==> wip/nickel: inputs <==
==> flow/design.v <==
`timescale 1ns/1ps
`default_nettype none
module half_adder_1(a, b, sum, c_out);
input wire a, b;
output logic sum, c_out;
always_comb begin
  sum = a ^ b; 
  c_out = a & b;
end
endmodule
`timescale 1ns/1ps
`default_nettype none
module full_adder_1(a, b, c_in, sum, c_out);
input wire a, b, c_in;
output logic sum, c_out;
logic a_bar;
logic b_bar;
logic c_in_bar;
always_comb begin
  a_bar = ~a;
  b_bar = ~b;
  c_in_bar = ~c_in;
  sum = (a_bar & b_bar & c_in) | (a_bar & b & c_in_bar) | (a & b_bar & c_in_bar) | (a & b & c_in);
  c_out = (b & c_in) | (a & b) | (a & c_in);
end
endmodule
`timescale 1ns/1ps
`default_nettype none
module full_adder_2(a, b, sum, c_out);
input wire [1:0] a, b;
output logic [1:0] sum;
output logic c_out;
logic half_adder_1_0_c_out;
half_adder_1 HALF_ADDER_1_0 (.a(a[0]), .b(b[0]), .sum(sum[0]), .c_out(half_adder_1_0_c_out));
full_adder_1 FULL_ADDER_1_0 (.a(a[1]), .b(b[1]), .c_in(half_adder_1_0_c_out), .sum(sum[1]), .c_out(c_out));
endmodule
`timescale 1ns/1ps
`default_nettype none
module full_adder_3(a, b, c_in, sum, c_out);
input wire [2:0] a;
input wire b, c_in;
output logic [2:0] sum;
output logic c_out;
logic full_adder_1_0_c_out;
logic full_adder_1_1_c_out;
full_adder_1 FULL_ADDER_1_0 (.a(a[0]), .b(b), .c_in(c_in), .sum(sum[0]), .c_out(full_adder_1_0_c_out));
full_adder_1 FULL_ADDER_1_1 (.a(a[1]), .b(1'b0), .c_in(full_adder_1_0_c_out), .sum(sum[1]), .c_out(full_adder_1_1_c_out));
full_adder_1 FULL_ADDER_1_2 (.a(a[2]), .b(1'b0), .c_in(full_adder_1_1_c_out), .sum(sum[2]), .c_out(c_out));
endmodule
`timescale 1ns/1ps
`default_nettype none
module adder_8_1_bits(a, sum, c_out);
input wire [7:0] a;
output logic [2:0] sum;
output logic c_out;
logic full_adder_1_0_sum, full_adder_1_0_c_out, full_adder_1_1_sum, full_adder_1_1_c_out, full_adder_2_0_c_out;
logic [1:0] full_adder_2_0_sum;
full_adder_1 FULL_ADDER_1_0(.a(a[0]), .b(a[1]), .c_in(a[2]), .sum(full_adder_1_0_sum), .c_out(full_adder_1_0_c_out));
full_adder_1 FULL_ADDER_1_1(.a(a[3]), .b(a[4]), .c_in(a[5]), .sum(full_adder_1_1_sum), .c_out(full_adder_1_1_c_out));
full_adder_2 FULL_ADDER_2_0(.a({full_adder_1_0_c_out, full_adder_1_0_sum}), .b({full_adder_1_1_c_out, full_adder_1_1_sum}), .sum(full_adder_2_0_sum), .c_out(full_adder_2_0_c_out));
full_adder_3 FULL_ADDER_3_0(.a({full_adder_2_0_c_out, full_adder_2_0_sum}), .b(a[6]), .c_in(a[7]), .sum(sum), .c_out(c_out));
endmodule
`timescale 1ns/1ps
`default_nettype none
module comparator(live, neighbors, out);
input wire live;
input wire [2:0] neighbors;
output logic out;
always_comb begin
  out = (live & ~neighbors[2] & neighbors[1] & ~neighbors[0]) | (~neighbors[2] & neighbors[1] & neighbors[0]);
end
endmodule
`default_nettype none
`timescale 1ns/1ps
module conway_cell(clk, rst, ena, state_0, state_d, state_q, neighbors);
input wire clk;
input wire rst;
input wire ena;
input wire state_0;
output logic state_d;  
output logic state_q;
input wire [7:0] neighbors;
logic [2:0] sum;
logic c_out;
adder_8_1_bits ADDER_8_1(
    .a(neighbors),
    .sum(sum),
    .c_out(c_out)
    );
comparator COMPARATOR(
    .live(state_q),
    .neighbors(sum),
    .out(state_d)
    );
always_ff @(posedge clk ) begin
    if (rst == 1) begin
        state_q <= state_0;
    end
    else if (ena == 1) begin
        state_q <= state_d;
    end
end
endmodule
`timescale 1ns/1ps
module decoder_1_to_2(ena, in, out);
input wire ena;
input wire in;
output logic [1:0] out;
logic in_bar;
always_comb begin
  out[1] = in & ena;
  in_bar = ~ in;
  out[0] = in_bar & ena;
end
endmodule
`timescale 1ns/1ps
module decoder_2_to_4(ena, in, out);
input wire ena;
input wire [1:0] in;
output logic [3:0] out;
logic b_bar;
logic [1:0] decoder_0_out;
logic [1:0] decoder_1_out;
decoder_1_to_2 DECODER_0 (.ena(b_bar), .in(in[0]), .out(decoder_0_out[1:0]));
decoder_1_to_2 DECODER_1 (.ena(in[1]), .in(in[0]), .out(decoder_1_out[1:0]));
always_comb begin
    b_bar = ~ in[1];
    out[3] = decoder_1_out[1] & ena;
    out[2] = decoder_1_out[0] & ena;
    out[1] = decoder_0_out[1] & ena;
    out[0] = decoder_0_out[0] & ena;
end
endmodule
`timescale 1ns/1ps
module decoder_3_to_8(ena, in, out);
input wire ena;
input wire [2:0] in;
output logic [7:0] out;
logic c_bar;
logic [3:0] decoder_0_out;
logic [3:0] decoder_1_out;
decoder_2_to_4 DECODER_0 (.ena(c_bar), .in(in[1:0]), .out(decoder_0_out));
decoder_2_to_4 DECODER_1 (.ena(in[2]), .in(in[1:0]), .out(decoder_1_out));
always_comb begin
  c_bar = ~in[2];
  out[7] = decoder_1_out[3] & ena;
  out[6] = decoder_1_out[2] & ena;
  out[5] = decoder_1_out[1] & ena;
  out[4] = decoder_1_out[0] & ena;
  out[3] = decoder_0_out[3] & ena;
  out[2] = decoder_0_out[2] & ena;
  out[1] = decoder_0_out[1] & ena;
  out[0] = decoder_0_out[0] & ena;
end
endmodule
`default_nettype none
`timescale 1ns/1ps
module led_array_driver(ena, x, cells, rows, cols);
parameter N=8;  
parameter ROWS=N;
parameter COLS=N;
input wire ena;
input wire [$clog2(N):0] x;
input wire [N*N-1:0] cells;
output logic [N-1:0] rows;
output logic [N-1:0] cols;
initial begin
  if ((N <= 0) || (N > 8)) begin
    $error("N must be within 0 and 8.");
  end
  if (ROWS != COLS) begin
    $error("Non square led arrays are not supported. (%dx%d)", ROWS, COLS);
  end
  if (ROWS < N) begin
    $error("ROWS/COLS must be >= than the size of the Conway Grid.");
  end
end
wire [N-1:0] x_decoded;
decoder_3_to_8 COL_DECODER(ena, x[$clog2(N)-1:0], x_decoded);
always_comb begin
  cols = x_decoded;
  rows[0] = ~cells[x*ROWS];
  rows[1] = ~cells[x*ROWS + 1];
  rows[2] = ~cells[x*ROWS + 2];
  rows[3] = ~cells[x*ROWS + 3];
  rows[4] = ~cells[x*ROWS + 4];
  rows[5] = ~cells[x*ROWS + 5];
  rows[6] = ~cells[x*ROWS + 6];
  rows[7] = ~cells[x*ROWS + 7];
end
endmodule
`default_nettype none  
module main(clk, buttons, init_cells, leds, rgb, cols, rows);
parameter game_divider = 8;  
parameter display_divider = 2;  
parameter N = 8;  
parameter M = N + 2;  
initial if (N < 3) $error("N has to be >= 3 to make for interesting patterns.");
initial if (M !== (N+2)) $error("M must N+2=%d, not %d", N+2,M);  
input wire clk;
input wire [1:0] buttons;
logic rst; always_comb rst = buttons[0];  
input wire [N*N-1:0] init_cells;  
output logic [1:0] leds;
output logic [2:0] rgb;
output wire [N-1:0] cols;
output wire [N-1:0] rows;
logic [game_divider:0] game_counter;
logic [display_divider:0] display_counter;
logic rst_game; always_comb rst_game = buttons[0] | buttons[1];
logic step_game;
logic [$clog2(N):0] x;
wire [M*M-1:0] bordered_cells_q;  
wire [M*M-1:0] bordered_cells_d; 
logic [M*M-1:0] bordered_cells_0;  
logic [N*N-1:0] cells_q;  
logic [N*N-1:0] cells_0;  
always_comb begin : io_logic 
    leds[0] = buttons[0] ^ buttons[1];
    leds[1] = buttons[0] & buttons[1];
    rgb[0] = ~( buttons[0] & ~buttons[1]);
    rgb[1] = ~(~buttons[0] &  buttons[1]);
    rgb[2] = ~( buttons[0] &  buttons[1]);
end
led_array_driver #(.ROWS(N), .COLS(N), .N(N)) LED_DRIVER (
  .ena(1'b1),
  .cells(cells_q),
  .x(x),
  .rows(rows[N-1:0]),
  .cols(cols[N-1:0])
);
generate
  genvar r;
  for (r = 0; r < M; r = r + 1) begin : init_rows
    if ((r == 0) || (r == M-1)) begin : border_row
      always_comb bordered_cells_0[M*(r+1)-1:M*r] = 0;
    end else begin : inner_row
      always_comb bordered_cells_0[M*(r+1)-1:M*r] = {1'b0, init_cells[N*r-1:N*(r-1)], 1'b0};
    end
  end
endgenerate
function int cell_index(int i, int j);
  cell_index = M*j + i;
endfunction
generate
  genvar i;
  genvar j;
  for (i = 0; i < M; i = i + 1) begin : cells_x
    for (j = 0; j < M; j = j + 1) begin : cells_y
      if ( (i > 0) && (i < (M-1)) && (j > 0) && (j < (M-1)) ) begin
        conway_cell CELL(
          .clk(clk), .rst(rst_game), .ena(step_game),
          .neighbors({
            bordered_cells_q[cell_index(i-1, j-1)],
            bordered_cells_q[cell_index(i-1, j  )],
            bordered_cells_q[cell_index(i-1, j+1)],
            bordered_cells_q[cell_index(i  , j+1)],
            bordered_cells_q[cell_index(i+1, j+1)],
            bordered_cells_q[cell_index(i+1, j  )],
            bordered_cells_q[cell_index(i+1, j-1)],
            bordered_cells_q[cell_index(i  , j-1)]
          }),
          .state_0(bordered_cells_0[cell_index(i, j)]),
          .state_d(bordered_cells_d[cell_index(i, j)]),
          .state_q(bordered_cells_q[cell_index(i, j)])
        );
      end else begin  
        assign bordered_cells_q[cell_index(i,j)] = bordered_cells_0[cell_index(i,j)];
        assign bordered_cells_d[cell_index(i,j)] = 0;
      end
    end
  end
  for (i = 0; i < N; i = i + 1) begin
    always_comb begin
        cells_q[N*(i+1)-1:N*i] = bordered_cells_q[M*(i+2)-2:M*(i+1)+1];
        cells_0[N*(i+1)-1:N*i] = bordered_cells_0[M*(i+2)-2:M*(i+1)+1];
    end
  end
endgenerate
parameter faster_divider = 15;
always_ff @(posedge clk) begin : clocks_and_dividers  
  if (rst) begin
      game_counter <= 0;
      display_counter <= 0;
      x <= 0;
  end
  else begin
      if (game_counter[game_divider]) begin
        game_counter <= 0;
      end
      else begin 
        game_counter <= game_counter + 1;
      end
      if(display_counter[display_divider]) begin
        display_counter <= 0;
        if(x >= (N-1)) begin
          x <= 0;
        end
        else begin
          x <= x + 1;
        end
      end
      else begin
        display_counter <= display_counter + 1;
      end
  end
end  
always_comb step_game = game_counter[game_divider];  
endmodule
`default_nettype wire  
==> flow/run.sh <==
#!/bin/bash
# the make line also repeats each setting of config.mk as NAME=value (left out here)
make -C /OpenROAD-flow-scripts/flow DESIGN_CONFIG=/design/flow/config.mk WORK_HOME=/design/flow/orfs CLKGATE_MAP_FILE= finish
==> flow/config.mk <==
export PLATFORM = sky130hd
export DESIGN_NAME = main
export DESIGN_NICKNAME = main
export VERILOG_FILES = /design/flow/design.v
export SDC_FILE = /design/flow/constraint.sdc
export NUM_CORES = 4
export LEC_CHECK = 0
export ABC_AREA = 1
export CAP_MARGIN = 20
export CORE_ASPECT_RATIO = 0.5
export CORE_MARGIN = 2
export CORE_UTILIZATION = 69
export CTS_CLUSTER_DIAMETER = 251
export CTS_CLUSTER_SIZE = 98
export PLACE_DENSITY = 0.36
export SETUP_SLACK_MARGIN = 0.22
export SLEW_MARGIN = 20
export TNS_END_PERCENT = 5
==> flow/constraint.sdc <==
create_clock -name core_clock -period 2.53 [get_ports {clk}]
set_input_delay 0.5060 -clock core_clock [delete_from_list [all_inputs] [get_ports {clk}]]
set_output_delay 0.5060 -clock core_clock [all_outputs]
set_load 0.01 [all_outputs]
==> wip/yarrow: changes against wip/nickel <==
Settings changed: ABC_AREA 1 to not set, CORE_ASPECT_RATIO 0.5 to not set, CORE_UTILIZATION 69 to 64, CTS_CLUSTER_DIAMETER 251 to not set, CTS_CLUSTER_SIZE 98 to not set, PLACE_DENSITY 0.36 to not set, SETUP_SLACK_MARGIN 0.22 to not set, TNS_END_PERCENT 5 to not set.
==> flow/constraint.sdc (replaced) <==
create_clock -name core_clock -period 5.42 [get_ports {clk}]
set_input_delay 1.0840 -clock core_clock [delete_from_list [all_inputs] [get_ports {clk}]]
set_output_delay 1.0840 -clock core_clock [all_outputs]
set_load 0.01 [all_outputs]
==> wip/sierra: changes against wip/nickel <==
Settings changed: ABC_AREA 1 to not set, CORE_ASPECT_RATIO 0.5 to not set, CORE_UTILIZATION 69 to 40, CTS_CLUSTER_DIAMETER 251 to not set, CTS_CLUSTER_SIZE 98 to not set, PLACE_DENSITY 0.36 to 0.6, SETUP_SLACK_MARGIN 0.22 to not set, TNS_END_PERCENT 5 to not set.
==> flow/constraint.sdc (replaced) <==
create_clock -name core_clock -period 4.51 [get_ports {clk}]
set_input_delay 0.9020 -clock core_clock [delete_from_list [all_inputs] [get_ports {clk}]]
set_output_delay 0.9020 -clock core_clock [all_outputs]
set_load 0.01 [all_outputs]
==> wip/onyx: changes against wip/nickel <==
Settings changed: ABC_AREA 1 to not set, CORE_ASPECT_RATIO 0.5 to not set, CORE_UTILIZATION 69 to 63, CTS_CLUSTER_DIAMETER 251 to not set, CTS_CLUSTER_SIZE 98 to not set, PLACE_DENSITY 0.36 to not set, SETUP_SLACK_MARGIN 0.22 to 1.03, TNS_END_PERCENT 5 to not set.
==> flow/constraint.sdc (replaced) <==
create_clock -name core_clock -period 3.77 [get_ports {clk}]
set_input_delay 0.7540 -clock core_clock [delete_from_list [all_inputs] [get_ports {clk}]]
set_output_delay 0.7540 -clock core_clock [all_outputs]
set_load 0.01 [all_outputs]
==> reports/metrics.csv <==
metric,value,unit
antenna violations before repair,0,
met1 wire length,11000,um
GR Util met3,2.60,%
aoi share,8.17,%
"Net Count, Synth",1546,
run status,finished clean,
logic share of the area,60.3,%
Critical Path End,rows[4],
post-layout minimum cycle time,3.73,ns
vias in the first global route,8255,
Synth cell types,40,
cell family with most CP delay,flip-flops,
Source of the figures above: wip/sierra

==> reports/metrics.csv <==
metric,value,unit
run status,finished clean,
aoi share,8.17,%
GR Util met3,2.17,%
Synth cell types,40,
logic share of the area,61.6,%
cell family with most CP delay,buffers and inverters,
Critical Path End,leds[0],
"Net Count, Synth",1546,
first-pass GRT wire length,40100,um
vias in the first global route,8086,
antenna violations before repair,0,
Source of the figures above: wip/yarrow

==> reports/metrics.csv <==
metric,value,unit
aoi share,3.53,%
PnR worst setup slack,-0.394,ns
"Net Count, Synth",1690,
final setup violation count,36,
GR Util met3,6.60,%
run status,finished with violations,
Synth cell types,28,
met1 wire length,12400,um
cell family with most CP delay,adder cells,
post-layout minimum cycle time,2.92,ns
vias in the first global route,10600,
Violated Checks,negative setup slack,
Source of the figures above: wip/nickel

==> reports/metrics.csv <==
metric,value,unit
run status,finished clean,
logic share of the area,56.8,%
post-layout minimum cycle time,3.14,ns
met1 wire length,13000,um
antenna violations before repair,1,
cell family with most CP delay,adder cells,
aoi share,8.17,%
GR Util met3,3.61,%
inverters,374,
Synth cell types,40,
vias in the first global route,9638,
"Net Count, Synth",1546,
Source of the figures above: wip/onyx


---

==> inputs of job 6516 <==
Starts from the design.v that is shown in full above.
make LEC_CHECK=0 CAP_MARGIN=20 CORE_MARGIN=2 CORE_UTILIZATION=72 CTS_CLUSTER_DIAMETER=396 CTS_CLUSTER_SIZE=99 PLACE_DENSITY=0.6 SLEW_MARGIN=20 finish   # period 6.46 ns
run.sh (not shown) runs the stock make flow with config.mk's settings and CLKGATE_MAP_FILE=.
==> inputs of job 6089, as changes to job 6516 <==
Settings changed: ABC_AREA from default to 0, CORE_UTILIZATION 72 to 40, CTS_CLUSTER_DIAMETER 396 to default, CTS_CLUSTER_SIZE 99 to default, GPL_TIMING_DRIVEN from default to 0, SETUP_SLACK_MARGIN from default to -0.22.
==> flow/constraint.sdc (replaced) <==
create_clock -name core_clock -period 7.65 [get_ports {clk}]
set_input_delay 1.5300 -clock core_clock [delete_from_list [all_inputs] [get_ports {clk}]]
set_output_delay 1.5300 -clock core_clock [all_outputs]
set_load 0.01 [all_outputs]
==> comparison <==
Job 6089 passed the timing, design-rule and antenna checks. Job 6516 completed with no timing, DRC or antenna violations.
Of job 6516 and job 6089, job 6516 has the higher sequential share of layout area (gap 0.43 points).
In synthesized cell count, job 6516 and job 6089 do not differ.
Of job 6516 and job 6089, job 6516 has the higher global-route usage (gap 11 points).
Flip-flop count is the same in job 6089 and job 6516.
In job 6516 the hold slack is higher than in job 6089, by 0.017 ns.
Wire length: job 6089 is larger than job 6516 (15%).
Against job 6516, the utilization of job 6089 is lower by 35 points.
==> figures <==
metric                                                                         job 6516                 job 6089
Layout-to-synthesis area ratio                                                  1.1145x                  1.1434x
Setup slack of the critical path after layout                                  2.149 ns                 2.940 ns
Run status                                                      complete, no violations  complete, no violations
Count of standard-cell rows                                                          47                       63
Fin util                                                                         81.14%                   46.21%
Proportion of cell area occupied by multi-input gates                            61.57%                   59.92%
Fillers                                                                           1,031                    2,818
CP peak stage delay                                                             0.74 ns                  0.53 ns
Setup slack on the worst flop-to-flop path                                      3.31 ns                  4.56 ns
Post-Place Cells                                                                  1,418                    1,610
Wire length the detailed router placed on met1                                 9.598 mm                 12.53 mm
Number of standard cells in the final layout excluding fillers                    1,434                    1,626
Max-Slew Margin vs Limit                                                         32.50%                   45.72%
Layout Nets                                                                       1,623                    1,645
